==> inputs of run Z <==
==> flow/design.v (excerpt) <==
module ALU #(parameter w = 8) (
    clk, rst, CE, IN_valid, MODE, CMD, OPA, OPB, Cin,
    ERR, RES, OF, COUT, G, L, E);
    input clk;
    input rst;
    input CE;
    input [1:0] IN_valid;
    input MODE;
    input [3:0] CMD;
    input [w-1:0] OPA;
    input [w-1:0] OPB;
    input Cin;
    output reg ERR;
    output reg OF;
    output reg COUT;
    output reg G;
    output reg L;
    output reg E;
    output reg [2*w:0] RES;
reg [1:0] IN_valid_t;
reg [3:0] CMD_t;
reg MODE_t, Cin_t;
reg [w-1:0] OPA_t, OPB_t;
reg ERR_t, OF_t, COUT_t, G_t, L_t, E_t;
reg [2*w:0] RES_t, RES_m;
reg signed [w-1:0] sOPA, sOPB;
reg signed [2*w:0] sRES;
reg [$clog2(w)-1:0] shift_amount;
always @(posedge clk or posedge rst) begin  
    if(rst) begin
        OPA_t <= 0;
        OPB_t <= 0;
        Cin_t <= 0;
        IN_valid_t <= 0;
        MODE_t <= 0;
        CMD_t <= 0; end
     else if(CE) begin
        OPA_t <= OPA;
        OPB_t <= OPB;
        Cin_t <= Cin;
        IN_valid_t <= IN_valid;
        MODE_t <= MODE;
        CMD_t <= CMD; end   
end
always @(*) begin
    ERR_t = 0;    
    sOPA = 0;
    sOPB = 0;
    sRES = 0;
    shift_amount = 0;
    OF_t = 0;
    COUT_t = 0;
    G_t = 0;
    L_t = 0;
    E_t = 0;
    RES_t = 0;
    if(MODE_t) begin
        case(CMD_t)
            4'b0000: begin 
                        if(IN_valid_t == 2'b11) begin
                            RES_t = OPA_t + OPB_t;
                            COUT_t = RES_t[w]; end
                        else ERR_t = 1; end
            4'b0001: begin 
                        if(IN_valid_t == 2'b11) begin
                            RES_t = OPA_t - OPB_t;
                            OF_t = (OPA_t < OPB_t) ? 1 : 0; end
                        else ERR_t = 1; end
            4'b0010: begin 
  ...
Settings: LEC_CHECK=0, CAP_MARGIN=25, CELL_PAD_IN_SITES_DETAIL_PLACEMENT=0, CORE_MARGIN=2, CORE_UTILIZATION=66, SETUP_SLACK_MARGIN=-0.12, SLEW_MARGIN=20; clock period 5.23 ns.
run.sh (not shown) runs the stock make flow with config.mk's settings and CLKGATE_MAP_FILE=.
==> run Y (differences from run Z) <==
ABC_AREA = 1   (was not set)
CAP_MARGIN = 20   (was 25)
CELL_PAD_IN_SITES_DETAIL_PLACEMENT = not set   (was 0)
CORE_UTILIZATION = 69   (was 66)
CTS_CLUSTER_DIAMETER = 341   (was not set)
CTS_CLUSTER_SIZE = 16   (was not set)
SETUP_SLACK_MARGIN = -0.29   (was -0.12)
==> flow/constraint.sdc (replaced) <==
create_clock -name core_clock -period 4.85 [get_ports {clk}]
set_input_delay 0.9700 -clock core_clock [delete_from_list [all_inputs] [get_ports {clk}]]
set_output_delay 0.9700 -clock core_clock [all_outputs]
set_load 0.01 [all_outputs]
==> flow_metrics.py <==
# Auto-generated metrics
metrics = {
    "status": {
        "outcome": "failed layout checks",
        "violations": "setup timing",
    },
    "logic_synthesis": {
        "netlist_top_cells_count": "169 x sky130_fd_sc_hd__nor2_1, 150 x sky130_fd_sc_hd__nand2_1, 146 x sky130_fd_sc_hd__inv_1",
        "compound_area_share_pct": 20.3,
    },
    "timing": {
        "max_slew_margin_pct": 29.9,
        "setup-violations-final": 17,
        "final_critical_path_setup_slack_ps": -378,
    },
    "power_and_ir_drop": {
        "seq_cell_power_mw": 0.623,
    },
    "detailed_routing": {
        "met2_wirelength_mm": 20.4,
    },
    "layout": {
        "logic_gates": 1208,
    },
    "place": {
        "placement.cell_area_um2": 13400,
    },
    "critical_path": {
        "worst-endpoint-required_ps": 5460,
    },
}
the above is filed under run Z

==> flow_metrics.py <==
# Auto-generated metrics
metrics = {
    "critical_path": {
        "worst-endpoint-required_ps": 5090,
        "reg2reg_from": "OPA_t[0]$_DFFE_PP0P_",
    },
    "layout": {
        "logic_gates": 1405,
        "layout.cells.non_filler": 2253,
    },
    "status": {
        "outcome": "failed layout checks",
        "violations": "setup timing",
    },
    "timing": {
        "max_slew_margin_pct": 21.0,
        "final_critical_path_setup_slack_ps": -927,
        "setup-violations-final": 24,
    },
    "logic_synthesis": {
        "compound_area_share_pct": 14.5,
        "ys_top_cells_by_area": "sky130_fd_sc_hd__nand2_1 15%, sky130_fd_sc_hd__fa_1 14%, sky130_fd_sc_hd__dfrtp_1 13%",
    },
    "power_and_ir_drop": {
        "seq_cell_power_mw": 0.684,
    },
}
the above is filed under run Y

